// my_top_architecture
module my_top_architecture (
    input clock,
    input resetn,
    input tunning,  
    input mode_switch,  
    input increment_button,  
    output wire [47:0] segment_out
);
wire [31:0] main_counter;
wire [31:0] seconds_counter;
wire [31:0] minutes_counter;
wire [31:0] hours_counter;
wire enable_seconds_counter;
wire enable_minutes_counter;
wire enable_hours_counter;
wire increment_signal;  
edge_detector edge_detector_inst (
    .clock(clock),
    .resetn(resetn),
    .increment_button(increment_button),
    .tunning(tunning),
    .increment_signal(increment_signal)
);
my_counter #(
    .counter_size(31),
    .counter_limit(32'd999)  
) main_counter_inst (
    .clock(clock),
    .resetn(resetn),
    .enable(1'b1),  
    .counter(main_counter)
);
my_signal_pulse #(
    .signal_period_one(32'd999)  
) my_signal_pulse_inst (
    .clock(clock),
    .resetn(resetn),
    .counter(main_counter),
    .signal_gen(enable_seconds_counter)  
);
my_counter #(
    .counter_size(31),
    .counter_limit(32'd59)  
) seconds_counter_inst (
    .clock(clock),
    .resetn(resetn),
    .enable(enable_seconds_counter && !tunning),  
    .counter(seconds_counter)
);
assign enable_minutes_counter = (enable_seconds_counter && (seconds_counter == 32'd59) && !tunning);
my_counter #(
    .counter_size(31),
    .counter_limit(32'd59)
) minutes_counter_inst (
    .clock(clock),
    .resetn(resetn),
    .enable(enable_minutes_counter || (increment_signal && mode_switch)),  
    .counter(minutes_counter)
);
assign enable_hours_counter = (enable_minutes_counter && (minutes_counter == 32'd59) && !tunning);
my_counter #(
    .counter_size(31),
    .counter_limit(32'd23)  
) hours_counter_inst (
    .clock(clock),
    .resetn(resetn),
    .enable(enable_hours_counter || (increment_signal && !mode_switch)),  
    .counter(hours_counter)
);
my_decoder my_decoder_inst (
    .clock(clock),
    .resetn(resetn),
    .seconds_in(seconds_counter),
    .minutes_in(minutes_counter),
    .hours_in(hours_counter),
    .segment_out(segment_out)
);
endmodule
clock: 12.6 ns
lec_check: 0
abc_area: 1
cap_margin: 20
core_margin: 2
core_utilization: 72
cts_cluster_size: 20
gpl_routability_driven: 1
max_routing_layer: met5
min_routing_layer: met1
place_density_lb_addon: 0.2
setup_slack_margin: 1.36
slew_margin: 40
run.sh (not shown) runs the stock make flow with config.mk's settings and CLKGATE_MAP_FILE=.
The baseline ended with an error in global routing with GRT-0232.
Then changed:
- CORE_UTILIZATION: 72 -> 65
- CTS_CLUSTER_SIZE: 20 -> 72
- PLACE_DENSITY_LB_ADDON: 0.2 -> 0.05
- SETUP_SLACK_MARGIN: 1.36 -> -0.62
- SLEW_MARGIN: 40 -> 5
- clock period: 12.6 -> 10.7 ns (I/O delays scaled with it)
Effect: With this change the flow finished with setup timing left. Die size went up by 10%. Synthesized area does not change. Synthesized cell count is unchanged.
Then changed:
- CORE_MARGIN: 2 -> 6
- CORE_UTILIZATION: 65 -> 38
- CTS_CLUSTER_DIAMETER: default -> 387
- CTS_CLUSTER_SIZE: 72 -> 20
- SETUP_SLACK_MARGIN: -0.62 -> -0.7
- TNS_END_PERCENT: default -> 15
The changed run completed and failed the layout checks on setup timing.
Routed wire length goes down by 11%.
Worst setup slack improves by 0.50 ns.
Sequential share of layout area goes up by 0.39 points.
Final cell count goes up by 9.6%.
Area after synthesis is unchanged.
Global-route usage goes down by 11 points.
Fmax goes up by 4.5%.
First-iteration DRC count goes down by 43%.
Cell area goes down by 2.0%.

* * *

my_top_architecture again, from the RTL that the note above started with.
make LEC_CHECK=0 ABC_AREA=1 CAP_MARGIN=20 CORE_MARGIN=2 CORE_UTILIZATION=66 CTS_CLUSTER_DIAMETER=309 CTS_CLUSTER_SIZE=99 PLACE_DENSITY=0.6 SETUP_SLACK_MARGIN=4.35 SLEW_MARGIN=20 finish   # period 15.0 ns
The starting point finished clean.
Change:
- ABC_AREA: 1 -> unset
- CORE_MARGIN: 2 -> 7
- CTS_CLUSTER_DIAMETER: 309 -> 400
- PLACE_DENSITY: 0.6 -> 0.42
- SETUP_SLACK_MARGIN: 4.35 -> unset
- TNS_END_PERCENT: unset -> 5
Synthesized cell count went up by about 20%. Setup slack loses 1700 ps. Maximum frequency went down by 12%. Die area went up by 51%. Non-clock buffer count went down by 161. Clock skew went down by 13 ps. Clock-buffer cell count is unchanged. Area after synthesis went up by about 38%.
Change:
- ABC_AREA: unset -> 1
- CORE_MARGIN: 7 -> 2
- CORE_UTILIZATION: 66 -> 41
- CTS_CLUSTER_DIAMETER: 400 -> 149
- PLACE_DENSITY: 0.42 -> 0.6
- TNS_END_PERCENT: 5 -> unset
=> Area after synthesis decreases by a quarter to a third; global-route usage goes down by 11 points; non-clock buffer count goes down by 14; final cell count went down by a few percent; design area went down by about a fifth; flip-flop count is unchanged; worst hold slack is better by 3.5 ps; synthesized cell count falls by about a fifth; worst setup slack gains 2500 ps.
Change:
- CAP_MARGIN: 20 -> 0
- CELL_PAD_IN_SITES_DETAIL_PLACEMENT: unset -> 1
- CORE_ASPECT_RATIO: unset -> 1.05
- CORE_UTILIZATION: 41 -> 23
- CTS_CLUSTER_DIAMETER: 149 -> 381
- CTS_CLUSTER_SIZE: 99 -> 17
- TNS_END_PERCENT: unset -> 45
- The changed run ran to the end with no violations
- design area grows by about 3%
- non-clock buffer count grows by 4
- hold slack gains 57 ps
- routed wire length grows by 16%
Change:
- CAP_MARGIN: 0 -> 20
- CELL_PAD_IN_SITES_DETAIL_PLACEMENT: 1 -> unset
- CORE_ASPECT_RATIO: 1.05 -> unset
- CORE_UTILIZATION: 23 -> 72
- CTS_CLUSTER_DIAMETER: 381 -> unset
- CTS_CLUSTER_SIZE: 17 -> unset
- TNS_END_PERCENT: 45 -> unset
- clock period: 15.0 -> 21.0 ns (I/O delays scaled with it)
- The changed run passed the timing, design-rule and antenna checks
- design area went down by a few percent
- worst hold slack gets worse by 59 ps
- final cell count drops by about a fifth
- fmax increases slightly
- clock skew barely changes
- critical path depth is lower by 4
- die area is lower by well over a third
- register-to-register slack gains 6100 ps
- area after synthesis is unchanged

* * *

The RTL this note starts from:
==> flow/design.v <==
module edge_detector (
    input clock,
    input resetn,
    input increment_button,
    input tunning,
    output reg increment_signal
);
reg increment_button_prev;
reg reset_delay;  
always @(posedge clock or negedge resetn) begin
    if (!resetn) begin
        increment_button_prev <= 0;
        increment_signal <= 0;
        reset_delay <= 1'b1;  
    end else begin
        if (reset_delay != 1'b0) begin
            reset_delay <= reset_delay - 1'b1;
            increment_signal <= 0;  
        end else begin
            if (!increment_button_prev && increment_button && tunning) begin
                increment_signal <= 1;  
            end else begin
                increment_signal <= 0;  
            end
        end
        increment_button_prev <= increment_button;  
    end
end
endmodule
module my_counter #
(
    parameter counter_size = 31,
    parameter counter_limit = 32'd50000000
)
(
    input clock,
    input resetn,
    input enable,
    output reg [counter_size:0] counter
);
always @ (posedge clock or negedge resetn)
begin
    if (resetn == 1'b0) begin
        counter <= 'b0;
    end
    else begin
        if (enable == 1'b1) begin
            if (counter == counter_limit) begin
                counter <= 'b0;
            end
            else begin
                counter <= counter + 1'b1;
            end    
        end
        else begin
            counter <= counter;
        end
    end
end
endmodule
module my_signal_pulse #(
	parameter signal_period_one = 32'd50000000
)
(
input clock,
input resetn,
input [31:0] counter, 
output reg signal_gen
);
always @ (posedge clock or negedge resetn)
begin
  if(resetn == 1'b0) begin
    signal_gen <= 1'b0;
   end  
   else begin
	if(counter == signal_period_one) begin
		signal_gen <= 1'b1;
	end
	else begin
		signal_gen <= 1'b0;
	end
   end 
end
endmodule
module my_decoder (
    input clock,
    input resetn,
    input [31:0] seconds_in,
    input [31:0] minutes_in,
    input [31:0] hours_in,
    output reg [47:0] segment_out  
);
function [7:0] digit_to_segment;
    input [3:0] digit;
    case (digit)
        4'd0: digit_to_segment = 8'b11000000;  
        4'd1: digit_to_segment = 8'b11111001;  
        4'd2: digit_to_segment = 8'b10100100;  
        4'd3: digit_to_segment = 8'b10110000;  
        4'd4: digit_to_segment = 8'b10011001;  
        4'd5: digit_to_segment = 8'b10010010;  
        4'd6: digit_to_segment = 8'b10000010;  
        4'd7: digit_to_segment = 8'b11111000;  
        4'd8: digit_to_segment = 8'b10000000;  
        4'd9: digit_to_segment = 8'b10010000;  
        default: digit_to_segment = 8'b11000000;  
    endcase
endfunction
always @(posedge clock or negedge resetn) begin
    if (!resetn) begin
        segment_out <= {digit_to_segment(4'd0), digit_to_segment(4'd0), digit_to_segment(4'd0),
		  digit_to_segment(4'd0), digit_to_segment(4'd0), digit_to_segment(4'd0)};  
    end else begin
        if (seconds_in < 32'd60 && minutes_in < 32'd60 && hours_in < 32'd24) begin
            segment_out[7:0]   <= digit_to_segment(seconds_in % 10);  
            segment_out[15:8]  <= digit_to_segment(seconds_in / 10);  
            segment_out[23:16] <= digit_to_segment(minutes_in % 10);  
            segment_out[31:24] <= digit_to_segment(minutes_in / 10);  
            segment_out[39:32] <= digit_to_segment(hours_in % 10);    
            segment_out[47:40] <= digit_to_segment(hours_in / 10);    
        end else begin
            segment_out <= {digit_to_segment(4'd0), digit_to_segment(4'd0), digit_to_segment(4'd0), 
				digit_to_segment(4'd0), digit_to_segment(4'd0), digit_to_segment(4'd0)}; 
        end
    end
end
endmodule
module my_top_architecture (
    input clock,
    input resetn,
    input tunning,  
    input mode_switch,  
    input increment_button,  
    output wire [47:0] segment_out
);
wire [31:0] main_counter;
wire [31:0] seconds_counter;
wire [31:0] minutes_counter;
wire [31:0] hours_counter;
wire enable_seconds_counter;
wire enable_minutes_counter;
wire enable_hours_counter;
wire increment_signal;  
edge_detector edge_detector_inst (
    .clock(clock),
    .resetn(resetn),
    .increment_button(increment_button),
    .tunning(tunning),
    .increment_signal(increment_signal)
);
my_counter #(
    .counter_size(31),
    .counter_limit(32'd999)  
) main_counter_inst (
    .clock(clock),
    .resetn(resetn),
    .enable(1'b1),  
    .counter(main_counter)
);
my_signal_pulse #(
    .signal_period_one(32'd999)  
) my_signal_pulse_inst (
    .clock(clock),
    .resetn(resetn),
    .counter(main_counter),
    .signal_gen(enable_seconds_counter)  
);
my_counter #(
    .counter_size(31),
    .counter_limit(32'd59)  
) seconds_counter_inst (
    .clock(clock),
    .resetn(resetn),
    .enable(enable_seconds_counter && !tunning),  
    .counter(seconds_counter)
);
assign enable_minutes_counter = (enable_seconds_counter && (seconds_counter == 32'd59) && !tunning);
my_counter #(
    .counter_size(31),
    .counter_limit(32'd59)
) minutes_counter_inst (
    .clock(clock),
    .resetn(resetn),
    .enable(enable_minutes_counter || (increment_signal && mode_switch)),  
    .counter(minutes_counter)
);
assign enable_hours_counter = (enable_minutes_counter && (minutes_counter == 32'd59) && !tunning);
my_counter #(
    .counter_size(31),
    .counter_limit(32'd23)  
) hours_counter_inst (
    .clock(clock),
    .resetn(resetn),
    .enable(enable_hours_counter || (increment_signal && !mode_switch)),  
    .counter(hours_counter)
);
my_decoder my_decoder_inst (
    .clock(clock),
    .resetn(resetn),
    .seconds_in(seconds_counter),
    .minutes_in(minutes_counter),
    .hours_in(hours_counter),
    .segment_out(segment_out)
);
endmodule
==> flow/config.mk <==
export PLATFORM = sky130hd
export DESIGN_NAME = my_top_architecture
export DESIGN_NICKNAME = my_top_architecture
export VERILOG_FILES = /design/flow/design.v
export SDC_FILE = /design/flow/constraint.sdc
export NUM_CORES = 4
export LEC_CHECK = 0
export CAP_MARGIN = 20
export CORE_ASPECT_RATIO = 0.5
export CORE_MARGIN = 2
export CORE_UTILIZATION = 66
export CTS_CLUSTER_DIAMETER = 400
export CTS_CLUSTER_SIZE = 63
export PLACE_DENSITY = 0.35
export SLEW_MARGIN = 20
==> flow/constraint.sdc <==
create_clock -name core_clock -period 15.0 [get_ports {clock}]
set_input_delay 3.0000 -clock core_clock [delete_from_list [all_inputs] [get_ports {clock}]]
set_output_delay 3.0000 -clock core_clock [all_outputs]
set_load 0.01 [all_outputs]
The starting point passed the timing, design-rule and antenna checks.
Change:
--- a/flow/config.mk
+++ b/flow/config.mk
@@ -7,9 +7,6 @@
 export LEC_CHECK = 0
 export CAP_MARGIN = 20
-export CORE_ASPECT_RATIO = 0.5
 export CORE_MARGIN = 2
-export CORE_UTILIZATION = 66
-export CTS_CLUSTER_DIAMETER = 400
-export CTS_CLUSTER_SIZE = 63
-export PLACE_DENSITY = 0.35
+export CORE_UTILIZATION = 65
+export PLACE_DENSITY = 0.6
 export SLEW_MARGIN = 20
==> flow/constraint.sdc (replaced) <==
create_clock -name core_clock -period 10.3 [get_ports {clock}]
set_input_delay 2.0600 -clock core_clock [delete_from_list [all_inputs] [get_ports {clock}]]
set_output_delay 2.0600 -clock core_clock [all_outputs]
set_load 0.01 [all_outputs]
The changed run failed in 5_1_grt (DPL-0038).
Synthesized area stays the same.
Die area went up slightly.
Synthesized cell count does not change.
Change:
--- a/flow/config.mk
+++ b/flow/config.mk
@@ -8,5 +8,5 @@
 export CAP_MARGIN = 20
 export CORE_MARGIN = 2
-export CORE_UTILIZATION = 65
+export CORE_UTILIZATION = 40
 export PLACE_DENSITY = 0.6
 export SLEW_MARGIN = 20
==> flow/constraint.sdc (replaced) <==
create_clock -name core_clock -period 15.0 [get_ports {clock}]
set_input_delay 3.0000 -clock core_clock [delete_from_list [all_inputs] [get_ports {clock}]]
set_output_delay 3.0000 -clock core_clock [all_outputs]
set_load 0.01 [all_outputs]
Outcome: The changed run ran to the end with no violations; die size came out higher by 61%; synthesized cell count does not change; synthesized area does not change.
Change:
--- a/flow/config.mk
+++ b/flow/config.mk
@@ -8,5 +8,5 @@
 export CAP_MARGIN = 20
 export CORE_MARGIN = 2
-export CORE_UTILIZATION = 40
+export CORE_UTILIZATION = 51
 export PLACE_DENSITY = 0.6
 export SLEW_MARGIN = 20
==> flow/constraint.sdc (replaced) <==
create_clock -name core_clock -period 21.0 [get_ports {clock}]
set_input_delay 4.2000 -clock core_clock [delete_from_list [all_inputs] [get_ports {clock}]]
set_output_delay 4.2000 -clock core_clock [all_outputs]
set_load 0.01 [all_outputs]
The changed run produced a clean layout.
Routed wire length goes down by 1.3%.
Synthesized cell count is unchanged.
Change:
--- a/flow/config.mk
+++ b/flow/config.mk
@@ -8,5 +8,5 @@
 export CAP_MARGIN = 20
 export CORE_MARGIN = 2
-export CORE_UTILIZATION = 51
+export CORE_UTILIZATION = 24
 export PLACE_DENSITY = 0.6
 export SLEW_MARGIN = 20
What happened:
- wire length goes up by a few percent
- final cell count goes up by about a fifth
- global-route usage goes down by 14 points
- core utilization goes down by 27 points
- die area goes up by well over a third
- maximum frequency goes down slightly
- critical path depth does not change
- cell area goes up by a few percent
- worst hold slack improved by 59 ps
Change:
--- a/flow/config.mk
+++ b/flow/config.mk
@@ -6,7 +6,10 @@
 export NUM_CORES = 4
 export LEC_CHECK = 0
+export ABC_AREA = 1
 export CAP_MARGIN = 20
 export CORE_MARGIN = 2
-export CORE_UTILIZATION = 24
+export CORE_UTILIZATION = 51
 export PLACE_DENSITY = 0.6
+export SETUP_SLACK_MARGIN = 4.84
 export SLEW_MARGIN = 20
+export TNS_END_PERCENT = 10
After rerunning:
- final area fell by 26%
- synthesized area is lower by 27%
- final cell count drops by 27%
- die size drops by 65%
- register-to-register slack gets better by 2800 ps
- non-clock buffer count falls by 14
- utilization went up by 31 points
- via count went down by 33%

* * *

RTL: the design.v shown in full above, as it stands there.
Settings: LEC_CHECK=0, ABC_AREA=1, CAP_MARGIN=20, CORE_MARGIN=2, CORE_UTILIZATION=72, CTS_CLUSTER_SIZE=73, GPL_ROUTABILITY_DRIVEN=1, MAX_ROUTING_LAYER=met5, MIN_ROUTING_LAYER=met1, PLACE_DENSITY_LB_ADDON=0.05, SETUP_SLACK_MARGIN=-0.51, SLEW_MARGIN=5; clock period 10.7 ns.
The first run died in global routing (5_1_grt).
Edit:
- CORE_UTILIZATION: 72 -> 61
- CTS_CLUSTER_SIZE: 73 -> default
- SETUP_SLACK_MARGIN: -0.51 -> default
- clock period: 10.7 -> 3.5 ns (I/O delays scaled with it)
Outcome:
- The changed run did not get past global routing (5_1_grt)
- synthesized area is unchanged
- die size increases by 18%
- synthesized cell count does not change
